==> design/flow/design.v <==
`timescale 1ns/1ps
module updateNeuron
(
	input						clk				,
	input						rst_n			,
	input						i_run			,
	input						i_init			,
	input						i_s_lern		,
	input						i_s_infr		,
	input signed 	[24:0]  	exc_current		,
	input signed 	[24:0]  	inh_current		,
	output 						o_s_init		,
	output						o_spike			,
	output						o_valid			,
	output			[4:0]		o_neuron_idx	,
	output			[49:0]		d_c				,
	output			[4:0]		addr_c			,
	output						ce_c			,
	output						we_c			,
	input			[49:0]		q_c				,
	output			[54:0]		d_m				,
	output			[4:0]		addr_m			,
	output						ce_m			,
	output						we_m			,
	input			[54:0]		q_m
);
wire 					s_idle					;
wire 					s_init					;
wire 					s_read					;
wire 					s_calc					;
wire 					s_wrte					;
wire 					s_done					;
reg 			[3:0] 	fsm						;
reg 			[2:0] 	c_state					;
reg 			[2:0] 	n_state					;
reg 			[4:0] 	neuron_idx				;
reg signed 		[24:0] 	exc_cur_buf				;
reg signed 		[24:0] 	inh_cur_buf				;
wire signed 	[24:0] 	c_ge					;
wire signed 	[24:0] 	c_gi					;
wire signed 	[24:0] 	c_vm					;
wire signed 	[24:0] 	c_vt					;
wire 					c_ref_check				;
wire 			[3:0] 	c_ref_count				;
wire signed 	[24:0] 	e_rest = 25'd5242880	;		 
wire signed 	[24:0] 	e_exc = 25'd6881280		;		 
wire signed 	[24:0] 	e_inh = 25'd3604480		;		 
wire signed 	[24:0] 	thresh_add  = 25'd11240	;	 
wire signed 	[24:0] 	inh_max = 25'd655360	;		 
reg signed 		[24:0] 	mult_1_in_1				;
reg signed 		[17:0] 	mult_1_in_2				;
reg signed 		[24:0] 	mult_2_in_1				;
reg signed 		[17:0] 	mult_2_in_2				;
reg signed 		[24:0] 	add_max					;	
reg signed 		[42:0] 	mult_1_out				;
reg signed 		[42:0] 	mult_2_out				;
reg signed 		[24:0] 	n_ge					;
reg signed 		[24:0] 	n_gi					;
reg signed 		[24:0] 	n_vm					;
reg signed 		[24:0] 	n_vt					;
reg 					n_ref_check				;
reg 			[3:0] 	n_ref_count				;
reg 					fire					;
localparam S_IDLE = 3'b000;
localparam S_READ = 3'b001;
localparam S_CALC = 3'b010;
localparam S_WRTE = 3'b011;
localparam S_INIT = 3'b111;
localparam S_DONE = 3'b100;
always @(posedge clk or negedge rst_n) begin
	if(!rst_n) begin
		exc_cur_buf <= 25'd0;
		inh_cur_buf <= 25'd0;
	end else if(i_run) begin
		exc_cur_buf <= exc_current;
		inh_cur_buf <= inh_current;
	end
end
always @(*) begin
	n_state = c_state;
	case(c_state)
		S_IDLE: begin
			if(i_run)
				n_state = S_READ;
			if(i_init)
				n_state = S_INIT;
		end 
		S_INIT:
			if(neuron_idx == 5'd17) 
				n_state = S_IDLE;
		S_READ:
			n_state = S_CALC;
		S_CALC:
			if(fsm == 4'd9)
				n_state = S_WRTE;
		S_WRTE:
			n_state = S_DONE;
		S_DONE:
			n_state = S_IDLE;
	endcase
end
always @(posedge clk or negedge rst_n) begin
	if(!rst_n) begin
		c_state <= S_IDLE;
	end else begin
		c_state <= n_state;
	end
end
assign s_idle = (c_state == S_IDLE);
assign s_init = (c_state == S_INIT);
assign s_read = (c_state == S_READ);
assign s_calc = (c_state == S_CALC);
assign s_wrte = (c_state == S_WRTE);
assign s_done = (c_state == S_DONE);
always @(posedge clk or negedge rst_n) begin
	if(!rst_n) begin
		fsm <= 4'd0;
	end else begin
		if(s_calc) begin
			fsm <= fsm + 4'd1;
		end else begin
			fsm <= 4'd0;
		end
	end
end
always @(posedge clk or negedge rst_n) begin
	if(!rst_n) begin
		neuron_idx <= 5'd0;
	end else begin
		if(s_done || s_init) begin
			if(neuron_idx == 5'd17) begin
				neuron_idx <= 5'd0;
			end else begin
				neuron_idx <= neuron_idx + 5'd1;
			end
		end else begin
			neuron_idx <= neuron_idx;
		end
	end
end
reg signed [24:0] add2_1_in_1;
reg signed [24:0] add2_1_in_2;
reg signed [24:0] add2_2_in_1;
reg signed [24:0] add2_2_in_2;
reg signed [24:0] add3_1_in_1;
reg signed [24:0] add3_1_in_2;
reg signed [24:0] add3_1_in_3;
reg signed [24:0] add3_2_in_1;
reg signed [24:0] add3_2_in_2;
reg signed [24:0] add3_2_in_3;
(* dont_touch = "true" *) wire signed [24:0] add2_1_out;
(* dont_touch = "true" *) wire signed [24:0] add2_2_out;
(* dont_touch = "true" *) wire signed [24:0] add3_1_out;
(* dont_touch = "true" *) wire signed [24:0] add3_2_out;
always @(posedge clk or negedge rst_n) begin
	if(!rst_n) begin
		add2_1_in_1 <= 25'd0;
		add2_1_in_2 <= 25'd0;
		add2_2_in_1 <= 25'd0;
		add2_2_in_2 <= 25'd0;
		add3_1_in_1 <= 25'd0;
		add3_1_in_2 <= 25'd0;
		add3_1_in_3 <= 25'd0;
		add3_2_in_1 <= 25'd0;
		add3_2_in_2 <= 25'd0;
		add3_2_in_3 <= 25'd0;
	end else begin
		case (fsm)
			4'd0: begin
				add2_1_in_1 <= 25'd0;
				add2_1_in_2 <= 25'd0;
				add2_2_in_1 <= 25'd0;
				add2_2_in_2 <= 25'd0;
				add3_1_in_1 <= 25'd0;
				add3_1_in_2 <= 25'd0;
				add3_1_in_3 <= 25'd0;
				add3_2_in_1 <= 25'd0;
				add3_2_in_2 <= 25'd0;
				add3_2_in_3 <= 25'd0;
			end
			4'd1: begin
				add2_1_in_1 <= 25'd0;		
				add2_1_in_2 <= 25'd0;
				add2_2_in_1 <= 25'd0;		
				add2_2_in_2 <= 25'd0;
				add3_1_in_1 <= 25'd0;
				add3_1_in_2 <= 25'd0;
				add3_1_in_3 <= 25'd0;
				add3_2_in_1 <= c_ref_check ? 25'd0 : c_gi;
				add3_2_in_2 <= c_ref_check ? 25'd0 : inh_cur_buf;
				add3_2_in_3 <= c_ref_check ? 25'd0 : -(c_gi >>> 4);
			end
			4'd2: begin
				if(!c_ref_check) begin
					add2_1_in_1 <= e_exc;		 
					add2_1_in_2 <= -c_vm;
					add2_2_in_1 <= e_inh;		 
					add2_2_in_2 <= -c_vm;
					add3_1_in_1 <= c_ge;
					add3_1_in_2 <= exc_cur_buf;
					add3_1_in_3 <= -(c_ge >>> 3);
					add3_2_in_1 <= add3_2_in_1;
					add3_2_in_2 <= add3_2_in_2;
					add3_2_in_3 <= add3_2_in_3;
				end else begin
					add2_1_in_1 <= 25'd0;		 
					add2_1_in_2 <= 25'd0;
					add2_2_in_1 <= 25'd0;		 
					add2_2_in_2 <= 25'd0;
					add3_1_in_1 <= 25'd0;
					add3_1_in_2 <= 25'd0;
					add3_1_in_3 <= 25'd0;
					add3_2_in_1 <= 25'd0;
					add3_2_in_2 <= 25'd0;
					add3_2_in_3 <= 25'd0;
				end
			end
			4'd3: begin
				add2_1_in_1 <= add2_1_in_1;		
				add2_1_in_2 <= add2_1_in_2;
				add2_2_in_1 <= add2_2_in_1;		
				add2_2_in_2 <= add2_2_in_2;
				add3_1_in_1 <= add3_1_in_1;
				add3_1_in_2 <= add3_1_in_2;
				add3_1_in_3 <= add3_1_in_3;
				add3_2_in_1 <= add3_2_in_1;
				add3_2_in_2 <= add3_2_in_2;
				add3_2_in_3 <= add3_2_in_3;
			end
			4'd4: begin
				if(!c_ref_check) begin
					add2_1_in_1 <= e_rest;		 
					add2_1_in_2 <= -c_vm;
					add2_2_in_1 <= add2_2_in_1;		
					add2_2_in_2 <= add2_2_in_2;
					add3_1_in_1 <= add3_1_in_1;
					add3_1_in_2 <= add3_1_in_2;
					add3_1_in_3 <= add3_1_in_3;
					add3_2_in_1 <= add3_2_in_1;
					add3_2_in_2 <= add3_2_in_2;
					add3_2_in_3 <= add3_2_in_3;
				end else begin
					add2_1_in_1 <= 25'd0;		
					add2_1_in_2 <= 25'd0;
					add2_2_in_1 <= add2_2_in_1;		
					add2_2_in_2 <= add2_2_in_2;
					add3_1_in_1 <= add3_1_in_1;
					add3_1_in_2 <= add3_1_in_2;
					add3_1_in_3 <= add3_1_in_3;
					add3_2_in_1 <= add3_2_in_1;
					add3_2_in_2 <= add3_2_in_2;
					add3_2_in_3 <= add3_2_in_3;
				end
			end
			4'd5: begin
				add2_1_in_1 <= i_s_lern ? e_rest : 25'd0;		 
				add2_1_in_2 <= i_s_lern ? -c_vt : 25'd0;
				add2_2_in_1 <= add2_2_in_1;		
				add2_2_in_2 <= add2_2_in_2;
				add3_1_in_1 <= mult_1_out >>> 10;
				add3_1_in_2 <= mult_2_out >>> 10;
				add3_1_in_3 <= add2_1_out >>> 1;
				add3_2_in_1 <= add3_2_in_1;
				add3_2_in_2 <= add3_2_in_2;
				add3_2_in_3 <= add3_2_in_3;
			end
			4'd6: begin
				if(!c_ref_check) begin
					add2_1_in_1 <= c_vm;
					add2_1_in_2 <= add3_1_out >>> 7;
					add2_2_in_1 <= c_vt;
					add2_2_in_2 <= add2_1_out >>> 17;
					add3_1_in_1 <= add3_1_in_1;
					add3_1_in_2 <= add3_1_in_2;
					add3_1_in_3 <= add3_1_in_3;
					add3_2_in_1 <= add3_2_in_1;
					add3_2_in_2 <= add3_2_in_2;
					add3_2_in_3 <= add3_2_in_3;
				end else begin
					add2_1_in_1 <= c_vm;
					add2_1_in_2 <= 25'd0;
					add2_2_in_1 <= c_vt;
					add2_2_in_2 <= add2_1_out >>> 17;
					add3_1_in_1 <= add3_1_in_1;
					add3_1_in_2 <= add3_1_in_2;
					add3_1_in_3 <= add3_1_in_3;
					add3_2_in_1 <= add3_2_in_1;
					add3_2_in_2 <= add3_2_in_2;
					add3_2_in_3 <= add3_2_in_3;
				end
			end
			4'd7: begin
				add2_1_in_1 <= add2_1_in_1;
				add2_1_in_2 <= add2_1_in_2;
				add2_2_in_1 <= add2_2_in_1;
				add2_2_in_2 <= add2_2_in_2;
				add3_1_in_1 <= add3_1_in_1;
				add3_1_in_2 <= add3_1_in_2;
				add3_1_in_3 <= add3_1_in_3;
				add3_2_in_1 <= add3_2_in_1;
				add3_2_in_2 <= add3_2_in_2;
				add3_2_in_3 <= add3_2_in_3;
			end
			4'd8: begin
				if(fire) begin
					add2_1_in_1 <= i_s_infr ? 25'd0 : thresh_add;		 
					add2_1_in_2 <= n_vt;
					add2_2_in_1 <= add2_2_in_1;		
					add2_2_in_2 <= add2_2_in_2;
					add3_1_in_1 <= add3_1_in_1;
					add3_1_in_2 <= add3_1_in_2;
					add3_1_in_3 <= add3_1_in_3;
					add3_2_in_1 <= add3_2_in_1;
					add3_2_in_2 <= add3_2_in_2;
					add3_2_in_3 <= add3_2_in_3;
				end else begin
					add2_1_in_1 <= add2_1_in_1;		
					add2_1_in_2 <= add2_1_in_2;
					add2_2_in_1 <= add2_2_in_1;		
					add2_2_in_2 <= add2_2_in_2;
					add3_1_in_1 <= add3_1_in_1;
					add3_1_in_2 <= add3_1_in_2;
					add3_1_in_3 <= add3_1_in_3;
					add3_2_in_1 <= add3_2_in_1;
					add3_2_in_2 <= add3_2_in_2;
					add3_2_in_3 <= add3_2_in_3;
				end
			end
			default: begin
				add2_1_in_1 <= add2_1_in_1;
				add2_1_in_2 <= add2_1_in_2;
				add2_2_in_1 <= add2_2_in_1;
				add2_2_in_2 <= add2_2_in_2;
				add3_1_in_1 <= add3_1_in_1;
				add3_1_in_2 <= add3_1_in_2;
				add3_1_in_3 <= add3_1_in_3;
				add3_2_in_1 <= add3_2_in_1;
				add3_2_in_2 <= add3_2_in_2;
				add3_2_in_3 <= add3_2_in_3;
			end
		endcase
	end
end
assign add2_1_out = add2_1_in_1 + add2_1_in_2;
assign add2_2_out = add2_2_in_1 + add2_2_in_2;
assign add3_1_out = add3_1_in_1 + add3_1_in_2 + add3_1_in_3;
assign add3_2_out = add3_2_in_1 + add3_2_in_2 + add3_2_in_3;
always @(posedge clk or negedge rst_n) begin
	if(!rst_n) begin
		add_max <= 25'd0;
	end else begin
		if(fsm == 4'd2) begin
			add_max <= (inh_max < add3_2_out) ? inh_max : add3_2_out;
		end else if(fsm == 4'd8) begin
			add_max <= 25'd0;
		end else begin
			add_max <= add_max;
		end
	end
end
always @(posedge clk) begin
	mult_1_out <= mult_1_in_1 * mult_1_in_2;
	mult_2_out <= mult_2_in_1 * mult_2_in_2;
end
always @(posedge clk or negedge rst_n) begin
	if(!rst_n) begin
		mult_1_in_1 <= 25'd0;  
		mult_1_in_2 <= 18'd0; 
		mult_2_in_1 <= 25'd0; 
		mult_2_in_2 <= 18'd0; 
	end else begin
		if(fsm == 4'd3) begin
			mult_1_in_1 <= add3_1_out;  
			mult_1_in_2 <= add2_1_out >>> 7; 
			mult_2_in_1 <= add_max; 
			mult_2_in_2 <= add2_2_out >>> 7; 
		end else begin
			mult_1_in_1 <= 25'd0;  
			mult_1_in_2 <= 18'd0; 
			mult_2_in_1 <= 25'd0; 
			mult_2_in_2 <= 18'd0; 
		end
	end
end
always @(posedge clk or negedge rst_n) begin
	if(!rst_n) begin
		n_ge <= 25'd0;
		n_gi <= 25'd0;
		n_vm <= 25'd0;
		n_vt <= 25'd0;
		fire <= 1'd0;
		n_ref_check <= 1'b0;
		n_ref_count <= 4'd0;
	end else begin 
		case (fsm)
			4'd3: begin
				n_ge <= add3_1_out;
				n_gi <= add_max;
				fire <= 1'b0;
			end
			4'd5: begin
				if(c_ref_check) begin
					n_ref_count <= c_ref_count + 4'd1;
				end else begin
					n_ref_count <= c_ref_count;
				end
				n_ref_check <= c_ref_check;
			end
			4'd7: begin
				n_vm <= add2_1_out;
				n_vt <= add2_2_out;
				if(add2_1_out > add2_2_out) begin
					fire <= 1'b1;
					n_ref_check <= 1'b1;
					n_ge <= 25'd0;
					n_gi <= 25'd0;
				end
			end
			4'd9: begin
				if(fire) begin
					n_vm <= e_rest;		 
					n_vt <= add2_1_out;
				end
				if(n_ref_count == 4'd11) begin
					n_ref_check <= 1'b0;
					n_ref_count <= 4'd0;
				end
			end
		endcase
	end
end
assign ce_c 		= 		s_init || s_read || s_wrte;
assign we_c 		= 		s_init || s_wrte; 
assign ce_m 		= 		s_init || s_read || s_wrte;
assign we_m 		= 		s_init || s_wrte;
assign addr_c 		= 		neuron_idx;
assign addr_m 		= 		neuron_idx;
assign d_c 			= 		s_init ? 50'd0 : {n_ge, n_gi};
assign d_m 			= 		s_init ? {1'b0, 4'd0, e_rest, 25'd5406720} : {n_ref_check, n_ref_count, n_vm, n_vt};
assign c_ge 		= 		q_c[49:25];
assign c_gi 		= 		q_c[24:0];
assign c_vm 		= 		q_m[49:25];
assign c_vt 		= 		q_m[24:0];
assign c_ref_check 	= 		q_m[54];
assign c_ref_count 	= 		q_m[53:50];
assign o_s_init 	=	 	s_init;
assign o_spike 		= 		fire;
assign o_valid 		= 		s_done;
assign o_neuron_idx = 		neuron_idx;
endmodule
==> design/flow/run.sh <==
#!/bin/bash
# the make line also repeats each setting of config.mk as NAME=value (left out here)
make -C /OpenROAD-flow-scripts/flow DESIGN_CONFIG=/design/flow/config.mk WORK_HOME=/design/flow/orfs CLKGATE_MAP_FILE= finish
==> design/flow/config.mk <==
export PLATFORM = sky130hd
export DESIGN_NAME = updateNeuron
export DESIGN_NICKNAME = updateNeuron
export VERILOG_FILES = /design/flow/design.v
export SDC_FILE = /design/flow/constraint.sdc
export NUM_CORES = 4
export LEC_CHECK = 0
export CAP_MARGIN = 20
export CORE_MARGIN = 2
export CORE_UTILIZATION = 14
export SLEW_MARGIN = 20
==> design/flow/constraint.sdc <==
create_clock -name core_clock -period 10.0 [get_ports {clk}]
set_input_delay 2.0000 -clock core_clock [delete_from_list [all_inputs] [get_ports {clk}]]
set_output_delay 2.0000 -clock core_clock [all_outputs]
set_load 0.01 [all_outputs]
==> impl_metrics.json, run 1 <==
{
  "cts.htree.levels": 3,
  "gp_congestion": 0.886,
  "critical_path_cell_count": 20,
  "synth.cellmix.xorXnorShare_pct": 3.84,
  "clk-insertion-delay-late_ns": 0.71,
  "common_cells": "989 x inv_1, 782 x fa_1, 597 x nand2_1",
  "ys_sh_simple_pct": 14.6,
  "yosys_most_used_dff": "dfrtp_1",
  "worst-slew-pin-transition_ns": 1.11,
  "worstPathMaxFanout": 25,
  "floorplan.rows": 231,
  "critical_path.startpoint_type": "register",
  "synth.mux.area_fraction_pct": 1.07,
  "path_common_cell": "fa_1",
  "die_h_um": 634,
  "status": "no timing/DRC/antenna violations",
  "die-area_mm2": 0.403,
  "numCtsBuffers": 66,
  "port_buffers": 287,
  "drc_errors": 0,
  "grt-ovfl-total": 0,
  "final-instance-count-excl-fill": 11200,
  "syn-instance-count": 5699,
  "timing.final.setup_violations": 0,
  "yosysTopAreaCellShare_pct": 28.1,
  "complex_gates_by_area_pct": 11.0,
  "p_total_w": 0.00849,
  "timing.critical_path.slowest_cell_delay_ns": 1.06,
  "clkSinkCount": 581,
  "synthToLayoutAreaGrowth_pct": 20.3,
  "cellInternalPower_w": 0.00515,
  "grt_first_pass_wirelength_um": 292000,
  "top_cells_by_area": "fa_1 28%, dfrtp_1 24%, ha_1 7.1%",
  "min_to": "c_state[1]",
  "placed_cells": 11000,
  "swShare_pct": 39.3,
  "synthesis.area_mm2": 0.0556,
  "synthesis.nets": 6959,
  "synthesis.yosys.warnings": 1,
  "worst_path_max_delay_cell": "dfrtp_1",
  "synth-edff-count": 0,
  "synth_top_cell_by_area": "fa_1",
  "p_clk_w": 0.00264,
  "grt_use_total_pct": 9.86,
  "avgRoutedWirePerCell_um": 17.9,
  "fp.coreArea_mm2": 0.396,
  "worstSetupEndpoint": "mult_1_out[33]",
  "via_count": 41600,
  "detail_placement_hpwl_um": 161000,
  "grt_setup_unrepaired": "false",
  "hold_buffers": 0,
  "netlist-cell-type-count": 89,
  "timing.critical_path.from": "mult_1_in_2[4]",
  "topCombFamilyByArea": "adder cells",
  "power.clock.fraction_pct": 31.1,
  "path_delay_family": "adder cells",
  "floorplanUtilization_pct": 14.1,
  "power.sequential.total_w": 0.00298,
  "detailedRoute.firstPassIterationCount": 10,
  "post_cts_resize_count": 0,
  "timing.clock.skew_ns": 0.0203,
  "worstReg2RegEnd": "mult_1_out[33]",
  "cellPowerDensity_mw_per_mm2": 127,
  "ctsRootBufferMaster": "clkbuf_16",
  "type_of_the_tightest_min_delay_check": "reg2reg",
  "yosys_cells": 5699,
  "leakagePower_nw": 30.8,
  "yosys_register_bits": 581,
  "first_global_vias": 42000,
  "power.switching_w": 0.00333,
  "final-hold-violation-count": 0,
  "power_leader": "registers",
  "maxClockFrequency_mhz": 138,
  "required_time_at_the_endpoint_of_the_critical_path_ns": 10.60,
  "drt-vias-per-instance": 3.72,
  "route.final.wire_length_um": 200000,
  "share_of_the_cycle_needed_by_the_critical_path_after_routing_pct": 72.3,
  "fin_setup_tns_ns": 0,
  "initial_drc_count": 3415,
  "yosysSeqAreaShare_pct": 25.7,
  "num_io_pins": 288,
  "reg2regPathDepth": 20,
  "comb-power_w": 0.00287,
  "ff2ff_setup_slack_ns": 2.77,
  "floorplan.die.width_um": 634,
  "postSynth.asyncResetShare_pct": 91.4,
  "holdCritStartpoint": "c_state[4]",
  "finish.net_count": 7101,
  "ant_nets": 0,
  "timing.critical_path.buf_inv": 3,
  "vdd.ir_drop.worst_uv": 131,
  "tritoncts": "built",
  "timing.setup.critical_path_class": "reg2reg",
  "finalMaxSlewViolations": 0,
  "synth_top_cell_by_count": "inv_1",
  "warnings": 38,
  "adder_share_pct": 35.3,
  "timing.critical_path.cells": "nand2_1 -> fa_1 -> fa_1 -> fa_1 -> inv_1 -> fa_1 -> fa_1 -> inv_1 -> fa_1 -> inv_1 -> ha_1 -> and4_1 -> nand2_1 -> a211oi_1 -> o31a_1 -> a41oi_1 -> nand2b_1 -> a211oi_1 -> o21ai_1 -> a221oi_1",
  "finalCriticalPeriod_ns": 7.23,
  "max-clock-path-buffers": 3,
  "cap_violations": 0,
  "worst_hold_path.num_cells": 0,
  "grt_max_degree": 147,
  "worst_setup_path_end_kind": "register",
  "yosys_area_mm2": 0.0556,
  "share_seq_of_total_power_pct": 35.1,
  "syn_avg_cell_area_um2": 9.76,
  "data_arrival_time_of_the_worst_path_ns": 7.83,
  "worst_r2r_startpoint": "mult_1_in_2[4]",
  "combPwrFrac_pct": 33.8,
  "cts.clk_slew.worst_paths_ns": 0.06,
  "detailed_place.area_mm2": 0.0646,
  "cts_post_setup_buffers_inserted": 0,
  "antenna_found_initial": 73,
  "max-slew-margin-rel_pct": 26.1,
  "final_design_area_no_fill_mm2": 0.0670,
  "hold-worst-slack_ns": 0.415
}
## cell type report
| cell class | instances | area, um2 |
|---|---|---|
| fillers | 43900 | 329000 |
| multi-input cells | 3856 | 36700 |
| flip-flops and latches | 581 | 14300 |
| well taps | 5242 | 6560 |
| inverters | 989 | 3710 |
| repair buffers | 347 | 3340 |
| clock buffers | 90 | 1870 |
| clock inverters | 26 | 394 |
| diodes | 41 | 103 |
## stage by stage
stage	setup WS, ns	utilization, %
final	2.77	16.9
after CTS	2.80	16.9
after floorplan	3.81	-
after detailed placement	2.81	16.3
after global routing	2.24	16.9
after global placement	2.85	16.3
## per-layer routing
metal / track usage, % / wire length [um] / vias up / share of wire, %
met2: 16.5 / 97600 / 1292 / 49
met5: 0 / 403 / - / 0.20
met1: 10.8 / 71700 / 21300 / 36
li1: - / - / 18500 / -
met4: 7.37 / 16100 / 68 / 8.1
met3: 2.34 / 13800 / 388 / 6.9
==> run 2: changes to the inputs <==
- CORE_MARGIN: 2 -> 5
- CORE_UTILIZATION: 14 -> 40
- GPL_TIMING_DRIVEN: not set -> 0
- clock period: 10.0 -> 4.63 ns (I/O delays scaled with it)
==> run 2 against run 1 <==
Against the previous run: clock power up 120%; synthesized cell count did not move; area after synthesis unchanged; first-iteration DRC count up 24%; count of clock-buffer cells in the layout increased by 7; largest cell class unchanged; the layout now fails its checks (setup timing); sequential power grew 110%; cell count down 27%; register-to-register slack lost 4.5 ns; flip-flop count stayed put; core utilization grew 33 points; die size fell by 64%.
==> impl_metrics.json, run 2 <==
{
  "status": "failed layout checks",
  "so.violations": "setup timing",
  "power_leader": "combinational cells",
  "synthesis.nets": 6959,
  "finalWorstSetupSlack_ns": -1.75,
  "final-instance-count-excl-fill": 8162,
  "floorplan.rows": 136,
  "maxClockFrequency_mhz": 157,
  "synth_top_cell_by_count": "inv_1",
  "complex_gates_by_area_pct": 11.0,
  "final-hold-violation-count": 0,
  "timing.critical_path.from": "mult_1_in_1[2]",
  "die_h_um": 383,
  "required_time_at_the_endpoint_of_the_critical_path_ns": 5.17,
  "synth-edff-count": 0,
  "route.final.wire_length_um": 203000,
  "critical_path.startpoint_type": "register",
  "synth_top_cell_by_area": "fa_1",
  "reg2regPathDepth": 21,
  "finalCriticalPeriod_ns": 6.38,
  "timing.critical_path.buf_inv": 4,
  "p_clk_w": 0.00586,
  "warnings": 33,
  "vdd.ir_drop.worst_uv": 304,
  "data_arrival_time_of_the_worst_path_ns": 6.92,
  "combPwrFrac_pct": 37.4,
  "initial_drc_count": 4236,
  "synthToLayoutAreaGrowth_pct": 23.0,
  "yosysTopAreaCellShare_pct": 28.1,
  "top_cells_by_area": "fa_1 28%, dfrtp_1 24%, ha_1 7.1%",
  "finalMaxSlewViolations": 0,
  "ctsRootBufferMaster": "clkbuf_16",
  "share_of_the_cycle_needed_by_the_critical_path_after_routing_pct": 138,
  "type_of_the_tightest_min_delay_check": "in2async",
  "timing.clock.skew_ns": 0.0352,
  "numCtsBuffers": 69,
  "place_ws_ns": -2.78,
  "floorplanUtilization_pct": 40.4,
  "max-slew-margin-rel_pct": 20.6,
  "power.clock.fraction_pct": 30.0,
  "placed_cells": 7801,
  "timing.final.setup_violations": 91,
  "port_buffers": 286,
  "postSynth.asyncResetShare_pct": 91.4,
  "cellInternalPower_w": 0.0118,
  "worst_r2r_startpoint": "mult_1_in_1[2]",
  "path_delay_family": "adder cells",
  "syn-instance-count": 5699,
  "avgRoutedWirePerCell_um": 24.8,
  "worst_path_max_delay_cell": "fa_1",
  "detailedRoute.firstPassIterationCount": 9,
  "floorplan.die.width_um": 383,
  "worst_setup_path_end_kind": "register",
  "die-area_mm2": 0.147,
  "worstPathMaxFanout": 10,
  "grt_max_degree": 94,
  "clk-insertion-delay-late_ns": 0.68,
  "grt_first_pass_wirelength_um": 299000,
  "cap_violations": 0,
  "yosys_cells": 5699,
  "timing.critical_path.cells": "clkbuf_4 -> nand2_1 -> fa_1 -> fa_1 -> inv_2 -> fa_1 -> fa_1 -> fa_1 -> inv_1 -> fa_1 -> inv_2 -> ha_4 -> and4_4 -> nand2_4 -> a211oi_4 -> o31a_1 -> a41oi_2 -> nand2b_4 -> a211oi_4 -> o21ai_2 -> a221oi_4",
  "share_seq_of_total_power_pct": 32.6,
  "adder_share_pct": 35.3,
  "ff2ff_setup_slack_ns": -1.75,
  "finish.net_count": 7553,
  "yosys_register_bits": 581,
  "syn_avg_cell_area_um2": 9.76,
  "via_count": 44800,
  "cts.clk_slew.worst_paths_ns": 0.07,
  "ys_sh_simple_pct": 14.6,
  "swShare_pct": 39.4,
  "cts.htree.levels": 3,
  "timing.critical_path.slowest_cell_delay_ns": 0.55,
  "num_io_pins": 288,
  "common_cells": "989 x inv_1, 782 x fa_1, 597 x nand2_1",
  "netlist-cell-type-count": 89,
  "max-clock-path-buffers": 3,
  "detail_placement_hpwl_um": 159000,
  "hold_buffers": 0,
  "synth.cellmix.xorXnorShare_pct": 3.84,
  "yosys_most_used_dff": "dfrtp_1",
  "leakagePower_nw": 33.1,
  "grt_setup_unrepaired": "true",
  "grt_use_total_pct": 27.4,
  "drt-vias-per-instance": 5.48,
  "critical_path_cell_count": 21,
  "topCombFamilyByArea": "adder cells",
  "drc_errors": 0,
  "tritoncts": "built",
  "yosys_area_mm2": 0.0556,
  "power.switching_w": 0.00769,
  "synthesis.yosys.warnings": 1,
  "power.sequential.total_w": 0.00636,
  "path_common_cell": "fa_1",
  "ant_nets": 0,
  "first_global_vias": 45900,
  "synthesis.area_mm2": 0.0556,
  "clkSinkCount": 581,
  "synth.mux.area_fraction_pct": 1.07,
  "antenna_found_initial": 28,
  "worst-slew-pin-transition_ns": 1.19,
  "fp.coreArea_mm2": 0.138,
  "timing.setup.critical_path_class": "reg2reg",
  "worstReg2RegEnd": "mult_1_out[33]",
  "worstSetupEndpoint": "mult_1_out[33]",
  "p_total_w": 0.0195,
  "comb-power_w": 0.00730,
  "yosysSeqAreaShare_pct": 25.7,
  "cellPowerDensity_mw_per_mm2": 285,
  "grt-ovfl-total": 0,
  "gp_congestion": 0.949
}
==> run 2: per-layer routing <==
layer | track usage, % | up-vias | share of wire (%)
li1 | - | 19400 | -
met1 | 38.7 | 23000 | 43
met2 | 41.2 | 2003 | 44
met3 | 6.40 | 389 | 9.2
met4 | 10.5 | 10 | 4.4
met5 | 0 | - | 0.030
==> run 2: area by class of cell <==
cell class / count / area [um2]
Fill cell: 12700 / 69400
Multi-Input combinational cell: 3856 / 38100
Sequential cell: 581 / 14400
Timing Repair Buffer: 528 / 5320
Inverter: 989 / 3720
Tap cell: 1794 / 2240
Buffer: 268 / 2190
Clock buffer: 97 / 1980
Clock inverter: 30 / 463
Antenna cell: 19 / 47.5
==> run 2: metrics by stage <==
| stage | setup TNS [ns] | utilization, % | hold WS [ns] | cell area, um2 |
|---|---|---|---|---|
| 2_1_floorplan | -26.10 | - | 0.359 | 56300 |
| 3_3_place_gp | - | 44.6 | 0.450 | 61400 |
| 3_5_place_dp | -159.20 | 44.9 | 0.455 | 61900 |
| 4_1_cts | -55.28 | 49.0 | 0.125 | 67600 |
| 5_1_grt | -76.31 | 49.6 | 0.150 | 68400 |
| 6_report | -59.51 | 49.6 | 0.159 | 68400 |
==> run 2: what timing repair did <==
action,in CTS,in global routing
setup endpoints to repair,112,126
pin swaps,161,117
setup buffers,174,51
gates resized,445,168
hold endpoints to repair,0,0
cloned,3,3
==> run 3: changes to the inputs <==
- ABC_AREA: not set -> 1
- CAP_MARGIN: 20 -> 10
- CORE_MARGIN: 5 -> 2
- CORE_UTILIZATION: 40 -> 72
- CTS_CLUSTER_DIAMETER: not set -> 104
- CTS_CLUSTER_SIZE: not set -> 40
- GPL_TIMING_DRIVEN: 0 -> not set
- clock period: 4.63 -> 5.34 ns (I/O delays scaled with it)
==> run 3 against run 2 <==
Against the previous run: the run now fails in 5_1_grt; area after synthesis grew 8.2%; synthesized cell count grew 36%; die size shrank 41%.
==> impl_metrics.json, run 3 <==
{
  "status": "stopped before the end",
  "failed_stage": "5_1_grt",
  "tool.error": "[ERROR GRT-0232] Routing congestion too high. Check the congestion heatmap in the GUI.",
  "synth_top_cell_by_count": "nand2_1",
  "yosys_register_bits": 581,
  "placed_cells": 9304,
  "adder_share_pct": 32.6,
  "floorplan.die.width_um": 293,
  "fp.coreArea_mm2": 0.0833,
  "netlist-cell-type-count": 60,
  "port_buffers": 287,
  "grt_use_total_pct": 81.7,
  "top_cells_by_area": "fa_1 26%, dfrtp_1 22%, nand2_1 13%",
  "die_h_um": 293,
  "floorplanUtilization_pct": 72.3,
  "place_ws_ns": -0.453,
  "numCtsBuffers": 24,
  "die-area_mm2": 0.0860,
  "common_cells": "2018 x nand2_1, 1804 x inv_1, 782 x fa_1",
  "postSynth.asyncResetShare_pct": 91.4,
  "topCombFamilyByArea": "adder cells",
  "yosysSeqAreaShare_pct": 23.7,
  "syn-instance-count": 7775,
  "synth-edff-count": 0,
  "floorplan.rows": 106,
  "synth_top_cell_by_area": "fa_1",
  "yosys_most_used_dff": "dfrtp_1",
  "synthesis.area_mm2": 0.0602,
  "synth.mux.area_fraction_pct": 0,
  "num_io_pins": 288,
  "max-clock-path-buffers": 3,
  "detail_placement_hpwl_um": 162000,
  "synthesis.nets": 9035,
  "syn_avg_cell_area_um2": 7.75,
  "grt-ovfl-total": 310,
  "gp_congestion": 1.04,
  "ctsRootBufferMaster": "clkbuf_16",
  "complex_gates_by_area_pct": 7.64,
  "yosys_cells": 7775,
  "hold_buffers": 0,
  "synth.cellmix.xorXnorShare_pct": 2.12,
  "ys_sh_simple_pct": 20.4,
  "cts.htree.levels": 1,
  "clkSinkCount": 581,
  "detailed_place.area_mm2": 0.0674,
  "yosysTopAreaCellShare_pct": 26.0,
  "synthesis.yosys.warnings": 1,
  "yosys_area_mm2": 0.0602
}
## run 3: through the flow
stage / TNS, ns / utilization [%] / power (W) / hold WS, ns
CTS: -3.32 / 84.7 / 0.0195 / 0.394
detailed placement: -10.64 / 81.0 / 0.0166 / 0.363
global placement: -6.85 / 81.0 / 0.0162 / 0.359
floorplan: -0.0208 / - / 0.0124 / 0.354
## run 3: routing by layer
metal	global-route usage [%]	GRT overflow
met1	82.8	29
met4	72.8	92
met3	73.6	47
met2	93.7	139
met5	52.5	3
## run 3: repair_timing
item                       4_1_cts
gates cloned                     2
pin swaps                      107
gates resized                  398
setup endpoints to repair       44
setup buffers                   72
==> run 4: changes to the inputs <==
- CAP_MARGIN: 10 -> 20
- CTS_CLUSTER_DIAMETER: 104 -> 92
- CTS_CLUSTER_SIZE: 40 -> 38
- PLACE_DENSITY: not set -> 0.79
- clock period: 5.34 -> 3.85 ns (I/O delays scaled with it)
==> run 4 against run 3 <==
Against the previous run: the run again fails in 5_1_grt; die size is the same; area after synthesis is the same; synthesized cell count is the same.
==> impl_metrics.json, run 4 <==
{
  "failed_stage": "5_1_grt",
  "fp.coreArea_mm2": 0.0833,
  "synthesis.area_mm2": 0.0602,
  "cts.htree.levels": 1,
  "common_cells": "2018 x nand2_1, 1804 x inv_1, 782 x fa_1",
  "num_io_pins": 288,
  "port_buffers": 287,
  "synth_top_cell_by_area": "fa_1",
  "synth_top_cell_by_count": "nand2_1",
  "complex_gates_by_area_pct": 7.64,
  "numCtsBuffers": 30,
  "topCombFamilyByArea": "adder cells",
  "status": "stopped before the end",
  "yosysSeqAreaShare_pct": 23.7,
  "syn-instance-count": 7775,
  "postSynth.asyncResetShare_pct": 91.4,
  "clkSinkCount": 581,
  "detail_placement_hpwl_um": 168000,
  "synthesis.nets": 9035,
  "synth.mux.area_fraction_pct": 0,
  "adder_share_pct": 32.6,
  "synth-edff-count": 0,
  "netlist-cell-type-count": 60,
  "yosysTopAreaCellShare_pct": 26.0,
  "syn_avg_cell_area_um2": 7.75,
  "ys_sh_simple_pct": 20.4,
  "die-area_mm2": 0.0860,
  "grt-ovfl-total": 1022,
  "floorplan.die.width_um": 293,
  "yosys_area_mm2": 0.0602,
  "grt_use_total_pct": 87.9,
  "die_h_um": 293,
  "place_ws_ns": -1.82,
  "floorplanUtilization_pct": 72.3,
  "synthesis.yosys.warnings": 1,
  "yosys_register_bits": 581,
  "max-clock-path-buffers": 3,
  "top_cells_by_area": "fa_1 26%, dfrtp_1 22%, nand2_1 13%",
  "tool.error": "[ERROR GRT-0232] Routing congestion too high. Check the congestion heatmap in the GUI.",
  "gp_congestion": 1.06,
  "floorplan.rows": 106,
  "yosys_most_used_dff": "dfrtp_1",
  "yosys_cells": 7775,
  "ctsRootBufferMaster": "clkbuf_16",
  "synth.cellmix.xorXnorShare_pct": 2.12
}
-- run 4: stage by stage --
| stage | util, % | std cells | area (um2) |
|---|---|---|---|
| 2_1_floorplan | - | 7775 | 61900 |
| 3_3_place_gp | 82.6 | 9341 | 68800 |
| 3_5_place_dp | 82.6 | 9341 | 68800 |
| 4_1_cts | 86.9 | 9497 | 72400 |
-- run 4: layer usage --
layer  track usage [%]  overflow
met1              87.7       119
met2              98.2       494
met3              79.0       112
met4              85.1       281
met5              67.9        16
-- run 4: repair_timing --
| action | 4_1_cts |
|---|---|
| setup endpoints to repair | 121 |
| setup buffers | 92 |
| cloned | 10 |
| pin swaps | 175 |
| gates resized | 376 |
| hold buffers | 0 |
==> run 5: changes to the inputs <==
- CTS_CLUSTER_DIAMETER: 92 -> 313
- CTS_CLUSTER_SIZE: 38 -> not set
- PLACE_DENSITY: 0.79 -> 0.37
- SETUP_SLACK_MARGIN: not set -> 1.54
- TNS_END_PERCENT: not set -> 10
- clock period: 3.85 -> 5.19 ns (I/O delays scaled with it)
==> run 5 against run 4 <==
Against the previous run: die size unchanged; synthesized cell count unchanged; area after synthesis unchanged; the flow again stops in 5_1_grt.
==> impl_metrics.json, run 5 <==
{
  "detailed_place.area_mm2": 0.0678,
  "numCtsBuffers": 66,
  "fp.coreArea_mm2": 0.0833,
  "yosys_register_bits": 581,
  "cts.htree.levels": 3,
  "gp_congestion": 1.04,
  "topCombFamilyByArea": "adder cells",
  "synth_top_cell_by_count": "nand2_1",
  "num_io_pins": 288,
  "max-clock-path-buffers": 3,
  "tool.error": "[ERROR GRT-0232] Routing congestion too high. Check the congestion heatmap in the GUI.",
  "grt_use_total_pct": 86.5,
  "ctsRootBufferMaster": "clkbuf_16",
  "die-area_mm2": 0.0860,
  "adder_share_pct": 32.6,
  "floorplan.rows": 106,
  "synthesis.area_mm2": 0.0602,
  "yosys_most_used_dff": "dfrtp_1",
  "floorplanUtilization_pct": 72.3,
  "common_cells": "2018 x nand2_1, 1804 x inv_1, 782 x fa_1",
  "synth-edff-count": 0,
  "grt-ovfl-total": 580,
  "syn-instance-count": 7775,
  "place_ws_ns": -0.585,
  "die_h_um": 293,
  "synthesis.yosys.warnings": 1,
  "yosysSeqAreaShare_pct": 23.7,
  "synthesis.nets": 9035,
  "synth_top_cell_by_area": "fa_1",
  "synth.cellmix.xorXnorShare_pct": 2.12,
  "yosysTopAreaCellShare_pct": 26.0,
  "yosys_area_mm2": 0.0602,
  "placed_cells": 9258,
  "top_cells_by_area": "fa_1 26%, dfrtp_1 22%, nand2_1 13%",
  "netlist-cell-type-count": 60,
  "ys_sh_simple_pct": 20.4,
  "postSynth.asyncResetShare_pct": 91.4,
  "synth.mux.area_fraction_pct": 0,
  "failed_stage": "5_1_grt",
  "port_buffers": 287,
  "clkSinkCount": 581,
  "status": "stopped before the end",
  "complex_gates_by_area_pct": 7.64,
  "yosys_cells": 7775,
  "hold_buffers": 0,
  "floorplan.die.width_um": 293,
  "syn_avg_cell_area_um2": 7.75,
  "detail_placement_hpwl_um": 170000
}
==> run 5: timing repair <==
action	in CTS
endpoints found under the hold margin	0
buffers inserted	37
pin swaps	158
resized	393
setup endpoints to repair	177
==> run 5: layer usage <==
metal / GRT usage (%) / overflow
met5: 63.0 / 4
met2: 97.5 / 325
met1: 85.1 / 32
met4: 83.3 / 184
met3: 79.4 / 35
==> run 5: metrics by stage <==
step	TNS [ns]	power, W
after floorplan	0	0.0129
after global placement	-5.39	0.0169
after CTS	-7.03	0.0230
after detailed placement	-13.22	0.0174
==> run 6: changes to the inputs <==
- ABC_AREA: 1 -> not set
- CAP_MARGIN: 20 -> 5
- CTS_CLUSTER_DIAMETER: 313 -> not set
- CTS_CLUSTER_SIZE: not set -> 40
- PLACE_DENSITY: 0.37 -> not set
- SETUP_SLACK_MARGIN: 1.54 -> not set
- SLEW_MARGIN: 20 -> 30
- TNS_END_PERCENT: 10 -> not set
- clock period: 5.19 -> 5.6 ns (I/O delays scaled with it)
==> run 6 against run 5 <==
Against the previous run: now fails the layout checks on setup timing; area after synthesis fell by 7.6%; die size fell by 7.5%; synthesized cell count is 27% lower.
==> impl_metrics.json, run 6 <==
{
  "status": "failed layout checks",
  "so.violations": "setup timing",
  "numCtsBuffers": 61,
  "synth_top_cell_by_count": "inv_1",
  "power.switching_w": 0.00580,
  "finalWorstSetupSlack_ns": -0.663,
  "critical_path_cell_count": 22,
  "die-area_mm2": 0.0795,
  "drt-vias-per-instance": 6.40,
  "grtUsageMet2_pct": 70.3,
  "hold-worst-slack_ns": 0.313,
  "detail_placement_hpwl_um": 137000,
  "synth.cellmix.xorXnorShare_pct": 3.84,
  "yosysSeqAreaShare_pct": 25.7,
  "ys_sh_simple_pct": 14.6,
  "clkSinkCount": 581,
  "fp.coreArea_mm2": 0.0762,
  "yosysTopAreaCellShare_pct": 28.1,
  "critical_path.startpoint_type": "register",
  "synthesis.nets": 6959,
  "ant_nets": 0,
  "vdd.ir_drop.worst_uv": 399,
  "timing.critical_path.slowest_cell_delay_ns": 0.67,
  "port_buffers": 287,
  "yosys_area_mm2": 0.0556,
  "timing.setup.critical_path_class": "reg2reg",
  "initial_drc_count": 6154,
  "leakagePower_nw": 33.0,
  "path_common_cell": "fa_1",
  "num_io_pins": 288,
  "grt.met1_usage_pct": 59.9,
  "grt_setup_unrepaired": "true",
  "grt_use_total_pct": 46.5,
  "grt_first_pass_wirelength_um": 278000,
  "synth_top_cell_by_area": "fa_1",
  "timing.critical_path.cells": "buf_4 -> nand2_1 -> fa_1 -> fa_1 -> fa_1 -> inv_1 -> fa_1 -> fa_1 -> inv_1 -> fa_1 -> inv_2 -> ha_4 -> a21o_1 -> a21o_1 -> a21oi_2 -> o211ai_1 -> o211ai_1 -> nand2_2 -> buf_4 -> a21o_1 -> a21oi_2 -> xnor2_1",
  "p_clk_w": 0.00438,
  "ctsRootBufferMaster": "clkbuf_16",
  "adder_share_pct": 35.3,
  "grt-ovfl-total": 0,
  "worst_path_max_delay_cell": "dfrtp_1",
  "avgRoutedWirePerCell_um": 25.3,
  "grt_max_degree": 119,
  "required_time_at_the_endpoint_of_the_critical_path_ns": 6.16,
  "ff2ff_setup_slack_ns": -0.66,
  "syn-instance-count": 5699,
  "grt_util_met3_pct": 14.6,
  "reg2regPathDepth": 22,
  "detailedRoute.firstPassIterationCount": 13,
  "path_delay_family": "adder cells",
  "complex_gates_by_area_pct": 11.0,
  "drc_errors": 0,
  "worstReg2RegEnd": "mult_2_out[32]",
  "die_h_um": 282,
  "worstSetupEndpoint": "mult_2_out[32]",
  "synth-edff-count": 0,
  "combPwrFrac_pct": 34.9,
  "cts.htree.levels": 2,
  "fin_setup_tns_ns": -14.90,
  "cellInternalPower_w": 0.00910,
  "route.final.wire_length_um": 185000,
  "gp_congestion": 1.03,
  "finish.net_count": 7481,
  "first_global_vias": 48700,
  "final-hold-violation-count": 0,
  "type_of_the_tightest_min_delay_check": "in2async",
  "data_arrival_time_of_the_worst_path_ns": 6.83,
  "floorplan.die.width_um": 282,
  "cellPowerDensity_mw_per_mm2": 226,
  "maxClockFrequency_mhz": 160,
  "yosys_cells": 5699,
  "synthToLayoutAreaGrowth_pct": 18.5,
  "antenna_found_initial": 20,
  "timing.clock.skew_ns": 0.0768,
  "timing.critical_path.buf_inv": 5,
  "comb-power_w": 0.00520,
  "netlist-cell-type-count": 89,
  "postSynth.asyncResetShare_pct": 91.4,
  "synth.mux.area_fraction_pct": 1.07,
  "synthesis.yosys.warnings": 1,
  "tritoncts": "built",
  "yosys_most_used_dff": "dfrtp_1",
  "via_count": 46800,
  "top_cells_by_area": "fa_1 28%, dfrtp_1 24%, ha_1 7.1%",
  "floorplan.rows": 101,
  "swShare_pct": 38.9,
  "floorplanUtilization_pct": 73.0,
  "power.clock.fraction_pct": 29.4,
  "cap_violations": 0,
  "top_usage_layer": "met2",
  "worst_r2r_startpoint": "mult_2_in_2[14]",
  "max-clock-path-buffers": 3,
  "cts.clk_slew.worst_paths_ns": 0.07,
  "max-slew-margin-rel_pct": 30.5,
  "clk-insertion-delay-late_ns": 0.69,
  "syn_avg_cell_area_um2": 9.76,
  "yosys_register_bits": 581,
  "timing.critical_path.from": "mult_2_in_2[14]",
  "worst_setup_path_end_kind": "register",
  "timing.final.setup_violations": 37,
  "finalCriticalPeriod_ns": 6.26,
  "synthesis.area_mm2": 0.0556,
  "finalMaxSlewViolations": 0,
  "worstPathMaxFanout": 8,
  "worst-slew-pin-transition_ns": 1.04,
  "share_of_the_cycle_needed_by_the_critical_path_after_routing_pct": 112,
  "power_leader": "registers",
  "common_cells": "989 x inv_1, 782 x fa_1, 597 x nand2_1",
  "topCombFamilyByArea": "adder cells",
  "power.sequential.total_w": 0.00533,
  "warnings": 36,
  "share_seq_of_total_power_pct": 35.8
}
==> run 6: cell type report <==
class                      count  area [um2]
inverter                     989        3710
timing repair buffer         732        6900
tap                         1030        1290
fill                        3834       10300
clock buffer                  83        1770
multi-input combinational   3856       37600
antenna                       10        25.0
sequential                   581       14300
clock inverter                31         372
==> run 6: repair_timing <==
action                     in CTS  in global routing
gates cloned                    1                  0
buffers inserted               43                 43
pin swaps                      49                 75
hold buffers                    0                  0
hold endpoints to repair        0                  0
setup endpoints to repair      35                 39
resized                       137                108
==> run 6: metal layers <==
layer | wire length [um] | up-vias | part of all wire [%]
met5 | 156 | - | 0.084
li1 | - | 19300 | -
met1 | 63700 | 23100 | 34
met4 | 13200 | 22 | 7.1
met3 | 25800 | 922 | 14
met2 | 82400 | 3507 | 44
==> run 6: metrics by stage <==
step / power (W) / area [um2] / utilization [%] / worst slack, ns / std cells
after CTS: 0.0146 / 65200 / 85.6 / -0.395 / 7268
after global placement: 0.0101 / 62200 / 81.7 / -0.403 / 7111
after global routing: 0.0154 / 65900 / 86.5 / -0.921 / 7303
after detailed placement: 0.0103 / 62300 / 81.7 / -0.560 / 7111
final: 0.0149 / 65900 / 86.5 / -0.663 / 7312
after floorplan: 0.00819 / 56000 / - / -0.00570 / 5699
==> run 7: changes to the inputs <==
- CAP_MARGIN: 5 -> 20
- CORE_UTILIZATION: 72 -> 70
- CTS_CLUSTER_SIZE: 40 -> 15
- SETUP_SLACK_MARGIN: not set -> -0.38
- SLEW_MARGIN: 30 -> 20
- clock period: 5.6 -> 5.28 ns (I/O delays scaled with it)
==> run 7 against run 6 <==
Against the previous run: the layout still fails its checks (setup timing); sequential power is 5.4% higher; global-route usage shrank 2.4 points; critical path depth unchanged; first-iteration DRC count fell by 16%; power rose by 8.1%; largest cell class unchanged.
==> impl_metrics.json, run 7 <==
{
  "finish.net_count": 7515,
  "yosys_cells": 5699,
  "timing.clock.skew_ns": 0.0267,
  "route.final.wire_length_um": 182000,
  "grt_setup_unrepaired": "true",
  "path_delay_family": "adder cells",
  "worstSetupEndpoint": "mult_2_out[34]",
  "timing.critical_path.slowest_cell_delay_ns": 0.65,
  "holdCritStartpoint": "c_state[4]",
  "cellInternalPower_w": 0.00997,
  "synth.mux.area_fraction_pct": 1.07,
  "yosys_register_bits": 581,
  "numCtsBuffers": 67,
  "floorplan.rows": 103,
  "via_count": 46200,
  "grt_use_total_pct": 44.2,
  "synthesis.area_mm2": 0.0556,
  "postSynth.asyncResetShare_pct": 91.4,
  "vdd.ir_drop.worst_uv": 433,
  "worst_setup_path_end_kind": "register",
  "power_leader": "registers",
  "type_of_the_tightest_min_delay_check": "reg2reg",
  "leakagePower_nw": 33.2,
  "tritoncts": "built",
  "grt_first_pass_wirelength_um": 274000,
  "critical_path.startpoint_type": "register",
  "place_ws_ns": -0.963,
  "data_arrival_time_of_the_worst_path_ns": 6.90,
  "worst_r2r_startpoint": "mult_2_in_2[5]",
  "placed_cells": 7170,
  "yosys_area_mm2": 0.0556,
  "worst-slew-pin-transition_ns": 1.22,
  "fp.coreArea_mm2": 0.0789,
  "clk-insertion-delay-late_ns": 0.64,
  "power.clock.fraction_pct": 31.0,
  "required_time_at_the_endpoint_of_the_critical_path_ns": 5.82,
  "maxClockFrequency_mhz": 157,
  "synth.cellmix.xorXnorShare_pct": 3.84,
  "num_io_pins": 288,
  "finalMaxSlewViolations": 0,
  "yosysSeqAreaShare_pct": 25.7,
  "clkSinkCount": 581,
  "worst_hold_path.num_cells": 0,
  "complex_gates_by_area_pct": 11.0,
  "adder_share_pct": 35.3,
  "top_cells_by_area": "fa_1 28%, dfrtp_1 24%, ha_1 7.1%",
  "synth-edff-count": 0,
  "synthToLayoutAreaGrowth_pct": 19.0,
  "synthesis.nets": 6959,
  "antenna_found_initial": 25,
  "synth_top_cell_by_area": "fa_1",
  "min_to": "c_state[1]",
  "floorplanUtilization_pct": 70.6,
  "grt-ovfl-total": 0,
  "status": "failed layout checks",
  "drc_errors": 0,
  "first_global_vias": 48100,
  "common_cells": "989 x inv_1, 782 x fa_1, 597 x nand2_1",
  "synthesis.yosys.warnings": 1,
  "synth_top_cell_by_count": "inv_1",
  "yosys_most_used_dff": "dfrtp_1",
  "share_of_the_cycle_needed_by_the_critical_path_after_routing_pct": 120,
  "share_seq_of_total_power_pct": 34.9,
  "detail_placement_hpwl_um": 136000,
  "final-hold-violation-count": 0,
  "worst_path_max_delay_cell": "fa_1",
  "floorplan.die.width_um": 286,
  "warnings": 37,
  "max-slew-margin-rel_pct": 18.7,
  "cts.htree.levels": 3,
  "gp_congestion": 1.03,
  "timing.critical_path.cells": "and2_4 -> fa_1 -> inv_2 -> fa_2 -> inv_2 -> fa_2 -> fa_1 -> fa_1 -> inv_1 -> fa_1 -> inv_2 -> ha_4 -> and3_4 -> nand3_2 -> a2111o_1 -> a31oi_4 -> o211ai_1 -> nand2_1 -> nand4_1 -> nand4b_1 -> a21oi_2 -> xnor2_1",
  "timing.setup.critical_path_class": "reg2reg",
  "p_clk_w": 0.00499,
  "ys_sh_simple_pct": 14.6,
  "yosysTopAreaCellShare_pct": 28.1,
  "grt_max_degree": 118,
  "power.sequential.total_w": 0.00562,
  "so.violations": "setup timing",
  "timing.critical_path.from": "mult_2_in_2[5]",
  "syn-instance-count": 5699,
  "swShare_pct": 38.1,
  "die_h_um": 286,
  "port_buffers": 287,
  "comb-power_w": 0.00550,
  "initial_drc_count": 5165,
  "syn_avg_cell_area_um2": 9.76,
  "timing.critical_path.buf_inv": 4,
  "final-instance-count-excl-fill": 7368,
  "reg2regPathDepth": 22,
  "max-clock-path-buffers": 3,
  "timing.final.setup_violations": 48,
  "ctsRootBufferMaster": "clkbuf_16",
  "topCombFamilyByArea": "adder cells",
  "worstReg2RegEnd": "mult_2_out[34]",
  "drt-vias-per-instance": 6.27,
  "cap_violations": 0,
  "critical_path_cell_count": 22,
  "avgRoutedWirePerCell_um": 24.8,
  "detailedRoute.firstPassIterationCount": 13,
  "die-area_mm2": 0.0818,
  "detailed_place.area_mm2": 0.0625,
  "finalWorstSetupSlack_ns": -1.08,
  "final_design_area_no_fill_mm2": 0.0662,
  "netlist-cell-type-count": 89,
  "power.switching_w": 0.00613,
  "ff2ff_setup_slack_ns": -1.08,
  "cellPowerDensity_mw_per_mm2": 243,
  "cts.clk_slew.worst_paths_ns": 0.06,
  "worstPathMaxFanout": 8,
  "path_common_cell": "fa_1",
  "combPwrFrac_pct": 34.1,
  "finalCriticalPeriod_ns": 6.36,
  "ant_nets": 0
}
## run 7: per-stage QoR
stage / hold slack (ns) / util, % / TNS [ns] / total power [W]
after floorplan: 0.359 / - / -6.49 / 0.00868
after global placement: 0.418 / 79.3 / -21.96 / 0.0107
after detailed placement: 0.402 / 79.3 / -24.69 / 0.0109
after CTS: 0.423 / 83.2 / -18.58 / 0.0159
after global routing: 0.438 / 83.9 / -36.59 / 0.0167
final: 0.425 / 83.9 / -30.94 / 0.0161
## run 7: metal layers
layer  share of wire, %  vias up  routed length, um  global-route usage, %
met5              0.098        -                178                      0
met4                7.3       26              13300                   25.0
met3                 13      860              23000                   13.4
met2                 45     2991              82200                   67.7
met1                 35    23000              63800                   56.4
li1                   -    19300                  -                      -
## run 7: area by class of cell
type,count,area (um2)
multi-input combinational,3856,37500
sequential,581,14300
fill,4370,12700
timing repair buffer,760,7030
inverter,989,3710
clock buffer,92,1910
tap,1050,1310
clock inverter,29,430
antenna,11,27.5
## run 7: timing repair
| item | CTS | global route |
|---|---|---|
| gates resized | 149 | 96 |
| pin swaps | 95 | 75 |
| hold buffers | 0 | 0 |
| buffers inserted | 54 | 28 |
| setup endpoints to repair | 36 | 40 |
| gates cloned | 0 | 0 |
==> run 8: changes to the inputs <==
- CAP_MARGIN: 20 -> 15
- CORE_UTILIZATION: 70 -> 72
- CTS_CLUSTER_DIAMETER: not set -> 344
- CTS_CLUSTER_SIZE: 15 -> 42
- HOLD_SLACK_MARGIN: not set -> 0.29
- PLACE_DENSITY_LB_ADDON: not set -> 0.0
- SETUP_SLACK_MARGIN: -0.38 -> 0.3
- clock period: 5.28 -> 3.57 ns (I/O delays scaled with it)
==> run 8 against run 7 <==
Against the previous run: the run now fails in 5_1_grt; area after synthesis did not move; die size shrank 2.7%; synthesized cell count unchanged.
==> impl_metrics.json, run 8 <==
{
  "synthesis.yosys.warnings": 1,
  "synth_top_cell_by_count": "inv_1",
  "yosys_register_bits": 581,
  "top_cells_by_area": "fa_1 28%, dfrtp_1 24%, ha_1 7.1%",
  "yosys_area_mm2": 0.0556,
  "failed_stage": "5_1_grt",
  "cts.htree.levels": 1,
  "yosys_cells": 5699,
  "yosysSeqAreaShare_pct": 25.7,
  "synth_top_cell_by_area": "fa_1",
  "clkSinkCount": 581,
  "floorplanUtilization_pct": 73.0,
  "floorplan.rows": 101,
  "numCtsBuffers": 17,
  "status": "stopped before the end",
  "grt-ovfl-total": 61,
  "ys_sh_simple_pct": 14.6,
  "netlist-cell-type-count": 89,
  "synth.mux.area_fraction_pct": 1.07,
  "synthesis.nets": 6959,
  "tool.error": "[ERROR GRT-0232] Routing congestion too high. Check the congestion heatmap in the GUI.",
  "die-area_mm2": 0.0795,
  "syn_avg_cell_area_um2": 9.76,
  "fp.coreArea_mm2": 0.0762,
  "adder_share_pct": 35.3,
  "port_buffers": 287,
  "yosysTopAreaCellShare_pct": 28.1,
  "postSynth.asyncResetShare_pct": 91.4,
  "grt_use_total_pct": 73.2,
  "ctsRootBufferMaster": "clkbuf_16",
  "floorplan.die.width_um": 282,
  "num_io_pins": 288,
  "topCombFamilyByArea": "adder cells",
  "complex_gates_by_area_pct": 11.0,
  "detail_placement_hpwl_um": 149000,
  "gp_congestion": 1.01,
  "die_h_um": 282,
  "synth.cellmix.xorXnorShare_pct": 3.84,
  "yosys_most_used_dff": "dfrtp_1",
  "common_cells": "989 x inv_1, 782 x fa_1, 597 x nand2_1",
  "synthesis.area_mm2": 0.0556,
  "syn-instance-count": 5699,
  "max-clock-path-buffers": 3,
  "synth-edff-count": 0
}
-- run 8: per-stage QoR --
stage | TNS [ns] | hold WS, ns | cells | area (um2) | worst slack (ns)
2_1_floorplan | -109.82 | 0.359 | 5699 | 56600 | -2.03
3_3_place_gp | -180.87 | 0.437 | 7562 | 66000 | -2.41
3_5_place_dp | -200.76 | 0.439 | 7562 | 66000 | -2.67
4_1_cts | -181.81 | 0.480 | 7706 | 68700 | -2.54
-- run 8: per-layer routing --
layer	GRT overflow	global-route usage, %
met1	1	72.7
met2	34	90.0
met3	1	60.4
met4	25	68.2
met5	0	30.8
-- run 8: what timing repair did --
action,in CTS
endpoints found under the hold margin,65
gates cloned,8
buffers inserted,105
hold buffers,1
endpoints found under the setup margin,263
pin swaps,182
resized,275
==> run 9: changes to the inputs <==
- CTS_CLUSTER_DIAMETER: 344 -> 79
- CTS_CLUSTER_SIZE: 42 -> 15
- HOLD_SLACK_MARGIN: 0.29 -> 0.25
- PLACE_DENSITY_LB_ADDON: 0.0 -> not set
- SETUP_SLACK_MARGIN: 0.3 -> 1.23
- clock period: 3.57 -> 5.28 ns (I/O delays scaled with it)
==> run 9 against run 8 <==
Against the previous run: the layout now fails its checks (setup timing); die size did not move; synthesized cell count did not move; area after synthesis did not move.
==> impl_metrics.json, run 9 <==
{
  "detailedRoute.firstPassIterationCount": 10,
  "cellInternalPower_w": 0.00914,
  "combPwrFrac_pct": 40.0,
  "detail_placement_hpwl_um": 134000,
  "common_cells": "989 x inv_1, 782 x fa_1, 597 x nand2_1",
  "fin_setup_tns_ns": -56.73,
  "synth_top_cell_by_count": "inv_1",
  "final_design_area_no_fill_mm2": 0.0671,
  "finalWorstSetupSlack_ns": -1.76,
  "max-clock-path-buffers": 3,
  "required_time_at_the_endpoint_of_the_critical_path_ns": 5.82,
  "ant_nets": 0,
  "placed_cells": 7139,
  "antenna_found_initial": 27,
  "synthesis.area_mm2": 0.0556,
  "timing.critical_path.from": "mult_2_in_2[0]",
  "worstSetupEndpoint": "mult_2_out[17]",
  "ff2ff_setup_slack_ns": -1.76,
  "yosysSeqAreaShare_pct": 25.7,
  "grt_use_total_pct": 46.6,
  "power.clock.fraction_pct": 23.6,
  "type_of_the_tightest_min_delay_check": "reg2reg",
  "synth.cellmix.xorXnorShare_pct": 3.84,
  "yosys_area_mm2": 0.0556,
  "gp_congestion": 1.02,
  "clkSinkCount": 581,
  "syn_avg_cell_area_um2": 9.76,
  "finalMaxSlewViolations": 0,
  "ctsRootBufferMaster": "clkbuf_16",
  "leakagePower_nw": 33.1,
  "avgRoutedWirePerCell_um": 28.0,
  "ys_sh_simple_pct": 14.6,
  "worst_path_max_delay_cell": "o211ai_1",
  "worstReg2RegEnd": "mult_2_out[17]",
  "finalCriticalPeriod_ns": 7.04,
  "first_global_vias": 48900,
  "data_arrival_time_of_the_worst_path_ns": 7.58,
  "worst-slew-pin-transition_ns": 1.18,
  "grt-ovfl-total": 0,
  "path_delay_family": "adder cells",
  "grt_first_pass_wirelength_um": 278000,
  "timing.critical_path.slowest_cell_delay_ns": 0.86,
  "die-area_mm2": 0.0795,
  "initial_drc_count": 6862,
  "syn-instance-count": 5699,
  "p_clk_w": 0.00365,
  "path_common_cell": "buf_6",
  "synthesis.nets": 6959,
  "grt_max_degree": 115,
  "comb-power_w": 0.00619,
  "cts.htree.levels": 2,
  "port_buffers": 287,
  "timing.critical_path.buf_inv": 13,
  "topCombFamilyByArea": "adder cells",
  "status": "failed layout checks",
  "swShare_pct": 41.0,
  "yosysTopAreaCellShare_pct": 28.1,
  "via_count": 49200,
  "numCtsBuffers": 48,
  "netlist-cell-type-count": 89,
  "timing.setup.critical_path_class": "reg2reg",
  "die_h_um": 282,
  "hold-worst-slack_ns": 0.435,
  "final-hold-violation-count": 0,
  "yosys_cells": 5699,
  "share_seq_of_total_power_pct": 36.5,
  "critical_path.startpoint_type": "register",
  "finish.net_count": 7524,
  "power.sequential.total_w": 0.00565,
  "tritoncts": "built",
  "power_leader": "combinational cells",
  "worst_r2r_startpoint": "mult_2_in_2[0]",
  "fp.coreArea_mm2": 0.0762,
  "warnings": 42,
  "critical_path_cell_count": 28,
  "synthesis.yosys.warnings": 1,
  "adder_share_pct": 35.3,
  "power.switching_w": 0.00636,
  "num_io_pins": 288,
  "synthToLayoutAreaGrowth_pct": 20.7,
  "floorplan.rows": 101,
  "drc_errors": 0,
  "synth.mux.area_fraction_pct": 1.07,
  "cap_violations": 0,
  "postSynth.asyncResetShare_pct": 91.4,
  "worstPathMaxFanout": 8,
  "final-instance-count-excl-fill": 7349,
  "timing.final.setup_violations": 48,
  "min_to": "c_state[1]",
  "yosys_most_used_dff": "dfrtp_1",
  "so.violations": "setup timing",
  "route.final.wire_length_um": 206000,
  "top_cells_by_area": "fa_1 28%, dfrtp_1 24%, ha_1 7.1%",
  "synth_top_cell_by_area": "fa_1",
  "max-slew-margin-rel_pct": 21.2,
  "maxClockFrequency_mhz": 142,
  "cts.clk_slew.worst_paths_ns": 0.07,
  "holdCritStartpoint": "c_state[4]",
  "clk-insertion-delay-late_ns": 0.67,
  "drt-vias-per-instance": 6.69,
  "detailed_place.area_mm2": 0.0627,
  "complex_gates_by_area_pct": 11.0,
  "floorplanUtilization_pct": 73.0,
  "vdd.ir_drop.worst_uv": 408,
  "cellPowerDensity_mw_per_mm2": 231,
  "worst_setup_path_end_kind": "register",
  "yosys_register_bits": 581,
  "worst_hold_path.num_cells": 0,
  "share_of_the_cycle_needed_by_the_critical_path_after_routing_pct": 133,
  "floorplan.die.width_um": 282,
  "reg2regPathDepth": 28,
  "timing.clock.skew_ns": 0.0300,
  "grt_setup_unrepaired": "true",
  "synth-edff-count": 0
}
[run 9: through the flow]
| stage | total power, W | worst slack (ns) | utilization [%] |
|---|---|---|---|
| 2_1_floorplan | 0.00873 | -0.324 | - |
| 3_3_place_gp | 0.0108 | -0.662 | 82.3 |
| 3_5_place_dp | 0.0109 | -0.802 | 82.3 |
| 4_1_cts | 0.0148 | -0.771 | 86.1 |
| 5_1_grt | 0.0160 | -1.77 | 88.1 |
| 6_report | 0.0155 | -1.76 | 88.1 |
[run 9: routing by layer]
metal	global-route usage (%)	share of wire [%]
met1	57.4	31
met2	72.8	44
met3	13.9	15
met4	28.8	9.6
met5	0	0.26
[run 9: final cells by class]
cell class	instances	area (um2)
antenna	15	37.5
clock buffer	79	1330
clock inverter	11	159
fill	3446	9060
inverter	989	3710
multi-input combinational	3857	38600
sequential	581	14300
tap	1030	1290
timing repair buffer	787	7690
[run 9: timing repair]
item	4_1_cts	5_1_grt
cloned	7	5
pin swaps	128	152
setup endpoints to repair	138	146
buffers inserted	38	55
resized	230	225
hold buffers	0	0
hold endpoints to repair	0	0
Power and IR drop assume default switching activity.
